==> inputs of run a <==
==> flow/design.v <==
`timescale 1ns / 1ps
module clk_div(
   input wire sys_clk,
   input wire sys_clk_rst,
   output wire gen_clk, 
   output wire ps_clk, 
   output wire fsk_clk, 
   output wire gen_en,
   output wire ps_en,
   output wire fsk_en
);
   parameter fsk_div=5;
   parameter ps_div=fsk_div*16;
   parameter gen_div=ps_div*16;
   reg [$clog2(fsk_div)-1:0] fsk_cnt;
   reg [$clog2(ps_div)-1:0] ps_cnt;
   reg [$clog2(gen_div)-1:0] gen_cnt;
   reg gen_clk_reg;
   reg ps_clk_reg;
   reg fsk_clk_reg;
   assign gen_clk=gen_clk_reg;
   assign ps_clk=ps_clk_reg;
   assign fsk_clk=fsk_clk_reg;
   assign gen_en=~(gen_cnt<gen_div-1) & ~gen_clk_reg;
   assign ps_en=~(ps_cnt<ps_div-1) & ~ps_clk_reg;
   assign fsk_en=~(fsk_cnt<fsk_div-1) & ~fsk_clk_reg;
   always@(posedge sys_clk or posedge sys_clk_rst) begin
     if(sys_clk_rst) begin
       gen_cnt<=32'd0;
       ps_cnt<=32'd0;
       fsk_cnt<=32'd0;
       gen_clk_reg<=1'b0;
       ps_clk_reg<=1'b0;
       fsk_clk_reg<=1'b0;
     end
     else begin
       if(gen_cnt<gen_div-1) begin
         gen_cnt<=gen_cnt+32'd1;
         gen_clk_reg<=gen_clk_reg;
       end
       else begin
         gen_cnt<=32'd0;
         gen_clk_reg<=~gen_clk_reg;
       end
       if(ps_cnt<ps_div-1) begin
         ps_cnt<=ps_cnt+32'd1;
         ps_clk_reg<=ps_clk_reg;
       end
       else begin
         ps_cnt<=32'd0;
         ps_clk_reg<=~ps_clk_reg;
       end
       if(fsk_cnt<fsk_div-1) begin
         fsk_cnt<=fsk_cnt+32'd1;
         fsk_clk_reg<=fsk_clk_reg;
       end
       else begin
         fsk_cnt<=32'd0;
         fsk_clk_reg<=~fsk_clk_reg;
       end
     end
   end
endmodule
`timescale 1ns / 1ps
module sig_gen(
  input wire clk,
  input wire rst,
  input wire en,
  output wire [7:0] data_out
);
  reg [7:0] data_out_reg;
  assign data_out=data_out_reg;
  always@(posedge clk or posedge rst) begin
   if(rst) begin
    data_out_reg<=8'd0;
   end
   else if(en) begin
    data_out_reg<=data_out_reg+8'd1;
   end
  end
endmodule
`timescale 1ns / 1ps
module hamming_encode(
    input wire [7:0] bitstream,
    input wire clk,
    input wire rst,
    input wire en,
    output wire [15:0] hammingcode
);    
    reg [2:0] check1;
    reg [2:0] check2;
    reg [15:0] hammingcode_reg;
    assign hammingcode=hammingcode_reg;
always @(*) begin
    check1[2] <= bitstream[7] ^ bitstream[6] ^ bitstream[5];
    check1[1] <= bitstream[7] ^ bitstream[6] ^ bitstream[4];
    check1[0] <= bitstream[7] ^ bitstream[5] ^ bitstream[4];
    check2[2] <= bitstream[3] ^ bitstream[2] ^ bitstream[1];
    check2[1] <= bitstream[3] ^ bitstream[2] ^ bitstream[0];
    check2[0] <= bitstream[3] ^ bitstream[1] ^ bitstream[0];
end
always @(posedge clk or posedge rst) begin
    if (rst) begin
        hammingcode_reg <= 16'd0;
    end
    else if (en) hammingcode_reg <= {2'b11,bitstream[7:4], check1[2:0], bitstream[3:0], check2[2:0]};
end
endmodule
`timescale 1ns / 1ps
module P2S(
   input wire clk, 
   input wire rst,
   input wire en,
   input wire [15:0] din,
   output reg dout,
   output reg sig_valid
    );
    reg [3:0] cnt;
    always@(posedge clk or posedge rst) begin
      if(rst) begin
        cnt <= 4'd0;
        dout <= 1'b0;
        sig_valid <= 1'b0;
      end
      else if(en) begin
      if(din[15:14]==2'b11) begin
        dout <= din[15-cnt];
        sig_valid<=1'b1;
        if(cnt<=14) cnt <= cnt + 4'd1;
        else cnt <= 4'd0;
       end 
       else sig_valid<=1'b0;
      end
    end
endmodule
`timescale 1ns / 1ps
module fsk_modulate (
    input wire clk,
    input wire rst,
    input wire en,
    input wire bit_in,
    input wire sig_valid,
    output wire wave_out
);
    reg [3:0] cnt;
    reg wave_h, wave_l;
    always @(posedge clk or posedge rst) begin
		if (rst) begin
			cnt <= 4'b0000;
			wave_h <= 0;
			wave_l <= 0;
		end
		else if (en) begin
		 if(sig_valid) begin
			if(cnt == 4'b0111) begin
				wave_h <= ~wave_h;
				wave_l <= ~wave_l;
				cnt <= 4'b0000;
			end
			else if(~(cnt%4)) begin
				wave_h <= ~wave_h;
			end
			cnt <= cnt + 1;
		 end
		 else cnt<=4'b0;
		end
    end
    assign wave_out = bit_in?wave_h:wave_l;
endmodule
`timescale 1ns / 1ps
module fsk_demodulate(
   input wire clk,
   input wire rst,
   input wire en,
   input wire in,
   output reg out
 );
    reg [4:0] zeronum;
    reg [4:0] clknum;
    reg last,outreg;
    always@(posedge clk or posedge rst)
    begin
		if (rst) begin
			last<=0;
			zeronum<=0;
			clknum<=5'b0;
			outreg<=0;
			out<=0;
		end
		else if (en) begin
			clknum<=clknum+1;
			if(in!=last)
			begin
				zeronum<=zeronum+1;
			end
			if(clknum == 3) 
			begin
				if(zeronum > 1)
				begin
					outreg<=1;
				end
				else
				begin
					outreg<=0;
				end
			end 
			if(clknum == 15)
			begin
				clknum<=0;
				zeronum<=0;
				out<=outreg;
			end
			last<=in;
		end
    end
endmodule
`timescale 1ns / 1ps
module S2P(
  input wire clk, 
  input wire rst,
  input wire en,
  input wire din,
  output reg [13:0] hammingcode
    );
    reg [1:0] current;
    reg [1:0] next;
    parameter IDLE = 2'b00;
    parameter START = 2'b01;
    parameter RECEIVE = 2'b11;
    reg [13:0] temp_reg;
    reg current_bit;
    reg [15:0] cnt;
    reg flag; 
    always@(posedge clk or posedge rst) begin
      if(rst) begin
       current <= IDLE;
      end
      else if(en) begin
       current <= next;
      end
    end
    always@(*) begin
     case(current)
      IDLE:
        if(current_bit) next<=START;
        else next<=IDLE;
      START:
        if(current_bit) next<=RECEIVE;
        else next<=IDLE; 
      RECEIVE:begin
        if(cnt<13) begin
         next <= RECEIVE; 
        end
        else begin
         next <= IDLE;
        end
      end
      default:next <= IDLE;
     endcase
    end
    always@(posedge clk or posedge rst) begin
     if(rst) begin
      current_bit <= 1'b0;
      temp_reg <= 14'b0;
      cnt <= 16'd0;
      flag <= 1'b0;
      hammingcode <= 14'b0;
     end
     else if(en) begin
      current_bit<=din;
      case(current)
        IDLE:begin
         flag<=1'b0;
         temp_reg<=14'b0;
        end
        START:begin
         flag<=1'b0;
         temp_reg<=14'b0;
        end
        RECEIVE:begin
         temp_reg[13-cnt]<=current_bit;
         cnt<=cnt+16'd1;
         flag<=1'b0;
         if(cnt==13) begin
          flag<=1'b1;
          cnt<=16'd0;
         end
        end
        default:begin
         flag<=1'b0;
         temp_reg<=14'b0;
        end
      endcase
      if(flag) begin
       hammingcode <= temp_reg;
      end
     end
    end
endmodule
`timescale 1ns / 1ps
module hamming_decode(
    input [13:0] code,
    input clk,
    input rst,
    input en,
    output reg [7:0] bitstream
    );
    reg [2:0] check1;
    reg [2:0] check2;
always @(*) begin
    check1[2] <= code[13] ^ code[12] ^ code[11] ^ code[9];
    check1[1] <= code[13] ^ code[12] ^ code[10] ^ code[8];
    check1[0] <= code[13] ^ code[11] ^ code[10] ^ code[7];
    check2[2] <= code[6] ^ code[5] ^ code[4] ^ code[2];
    check2[1] <= code[6] ^ code[5] ^ code[3] ^ code[1];
    check2[0] <= code[6] ^ code[4] ^ code[3] ^ code[0];
end
always @(posedge clk or posedge rst) begin
     if (rst) begin
       bitstream <= 4'd0;
     end
     else if (en) begin
        case(check1)
            3'b111: bitstream[7:4] <= {~code[13], code[12:10]};
            3'b110: bitstream[7:4] <= {code[13], ~code[12], code[11:10]};
            3'b101: bitstream[7:4] <= {code[13:12], ~code[11], code[10]};
            3'b011: bitstream[7:4] <= {code[13:11], ~code[10]};
            default: bitstream[7:4] <= code[13:10];
        endcase
        case(check2)
            3'b111: bitstream[3:0] <= {~code[6], code[5:3]};
            3'b110: bitstream[3:0] <= {code[6], ~code[5], code[4:3]};
            3'b101: bitstream[3:0] <= {code[6:5], ~code[4], code[3]};
            3'b011: bitstream[3:0] <= {code[6:4], ~code[3]};
            default: bitstream[3:0] <= code[6:3];
        endcase
     end
end
endmodule
`timescale 1ns / 1ps
module Tx_top(
  input wire sys_clk,
  input wire sys_clk_rst,
  input wire rst,
  output wire [7:0] data_out, 
  output wire [15:0] hammingcode,
  output wire fsk_out 
);
  wire gen_clk;
  wire ps_clk;
  wire fsk_clk;
  wire gen_en;
  wire ps_en;
  wire fsk_en;
  clk_div my_clk_div(
   .sys_clk(sys_clk),
   .sys_clk_rst(sys_clk_rst),
   .gen_clk(gen_clk),
   .ps_clk(ps_clk),
   .fsk_clk(fsk_clk),
   .gen_en(gen_en),
   .ps_en(ps_en),
   .fsk_en(fsk_en)
  );
  sig_gen my_sig_gen(
    .clk(sys_clk),
    .en(gen_en),
    .rst(rst),
    .data_out(data_out)
  );
  hamming_encode my_hamming_encode(
    .bitstream(data_out),
    .clk(sys_clk),
    .en(gen_en),
    .rst(rst),
    .hammingcode(hammingcode)
  );
  wire dout;
  wire sig_valid;
  P2S my_P2S(
    .clk(sys_clk),
    .en(ps_en),
    .rst(rst),
    .din(hammingcode),
    .dout(dout),
    .sig_valid(sig_valid)
  );
  fsk_modulate my_fsk_modulate(
    .clk(sys_clk),
    .en(fsk_en),
    .rst(rst),
    .bit_in(dout),
    .sig_valid(sig_valid),
    .wave_out(fsk_out)
  );
endmodule
`timescale 1ns / 1ps
module Rx_top(
  input wire sys_clk,
  input wire sys_clk_rst,
  input wire rst,
  input wire bit_in, 
  output wire [13:0] hammingcode,
  output wire [7:0] sig_out
);
  wire gen_clk;
  wire ps_clk;
  wire fsk_clk;
  wire gen_en;
  wire ps_en;
  wire fsk_en;
  clk_div my_clk_div(
   .sys_clk(sys_clk),
   .sys_clk_rst(sys_clk_rst),
   .gen_clk(gen_clk),
   .ps_clk(ps_clk),
   .fsk_clk(fsk_clk),
   .gen_en(gen_en),
   .ps_en(ps_en),
   .fsk_en(fsk_en)
  );
  wire de_fsk_out;
  fsk_demodulate my_fsk_demodulate(
    .clk(sys_clk),
    .en(fsk_en),
    .rst(rst),
    .in(bit_in),
    .out(de_fsk_out)
  );
  S2P my_S2P(
    .clk(sys_clk),
    .en(ps_en),
    .rst(rst),
    .din(de_fsk_out),
    .hammingcode(hammingcode)
  );
  hamming_decode my_hamming_decode(
    .code(hammingcode),
    .clk(sys_clk),
    .en(gen_en),
    .rst(rst),
    .bitstream(sig_out)
  );
endmodule
`timescale 1ns / 1ps
module comm_top(
  input wire sys_clk,
  input wire sys_clk_rst,
  input wire rst,
  input wire bit_in, 
  output wire bit_out, 
  output wire [7:0] data_trans, 
  output wire [7:0] data_recev 
);
  wire [15:0] en_hamming_code; 
  wire [13:0] de_hamming_code; 
Tx_top my_Tx_top(
  .sys_clk(sys_clk),
  .sys_clk_rst(sys_clk_rst),
  .rst(rst),
  .data_out(data_trans), 
  .hammingcode(en_hamming_code),
  .fsk_out(bit_out) 
);
Rx_top my_Rx_top(
  .sys_clk(sys_clk),
  .sys_clk_rst(sys_clk_rst),
  .rst(rst),
  .bit_in(bit_in), 
  .hammingcode(de_hamming_code),
  .sig_out(data_recev) 
);
endmodule
==> flow/run.sh <==
#!/bin/bash
# the make line also repeats each setting of config.mk as NAME=value (left out here)
make -C /OpenROAD-flow-scripts/flow DESIGN_CONFIG=/design/flow/config.mk WORK_HOME=/design/flow/orfs CLKGATE_MAP_FILE= finish
==> flow/config.mk <==
export PLATFORM = sky130hd
export DESIGN_NAME = comm_top
export DESIGN_NICKNAME = comm_top
export VERILOG_FILES = /design/flow/design.v
export SDC_FILE = /design/flow/constraint.sdc
export NUM_CORES = 4
export LEC_CHECK = 0
export ABC_AREA = 0
export CAP_MARGIN = 20
export CORE_ASPECT_RATIO = 0.53
export CORE_MARGIN = 2
export CORE_UTILIZATION = 28
export GPL_TIMING_DRIVEN = 0
export MIN_ROUTING_LAYER = met2
export PLACE_DENSITY_LB_ADDON = 0.1
export SETUP_SLACK_MARGIN = 0.12
export SLEW_MARGIN = 40
export TNS_END_PERCENT = 65
==> flow/constraint.sdc <==
create_clock -name core_clock -period 3.06 [get_ports {sys_clk}]
set_input_delay 0.6120 -clock core_clock [delete_from_list [all_inputs] [get_ports {sys_clk}]]
set_output_delay 0.6120 -clock core_clock [all_outputs]
set_load 0.01 [all_outputs]
==> run b (differences from run a) <==
==> flow/config.mk (replaced) <==
export PLATFORM = sky130hd
export DESIGN_NAME = comm_top
export DESIGN_NICKNAME = comm_top
export VERILOG_FILES = /design/flow/design.v
export SDC_FILE = /design/flow/constraint.sdc
export NUM_CORES = 4
export LEC_CHECK = 0
export ABC_AREA = 1
export CAP_MARGIN = 20
export CORE_MARGIN = 2
export CORE_UTILIZATION = 72
export SLEW_MARGIN = 20
==> flow/constraint.sdc (replaced) <==
create_clock -name core_clock -period 2.33 [get_ports {sys_clk}]
set_input_delay 0.4660 -clock core_clock [delete_from_list [all_inputs] [get_ports {sys_clk}]]
set_output_delay 0.4660 -clock core_clock [all_outputs]
set_load 0.01 [all_outputs]
==> notes <==
- Run a reached the layout checks and failed them: setup timing. Run b finished with setup timing left.
- In run b the hold slack is worse than in run a, by 0.031 ns.
- Against run a, the cell area of run b is higher by about 8%.
- In run a the register-to-register slack is better than in run b, by 0.46 ns.
- Die size: run b is smaller than run a (59%).
- Against run a, the final cell count of run b is higher by 6.5%.
- In run a the routed wire length is lower than in run b, by 23%.
- Between run b and run a, the lower area after synthesis is in run a (gap about 4%, measured against run a).
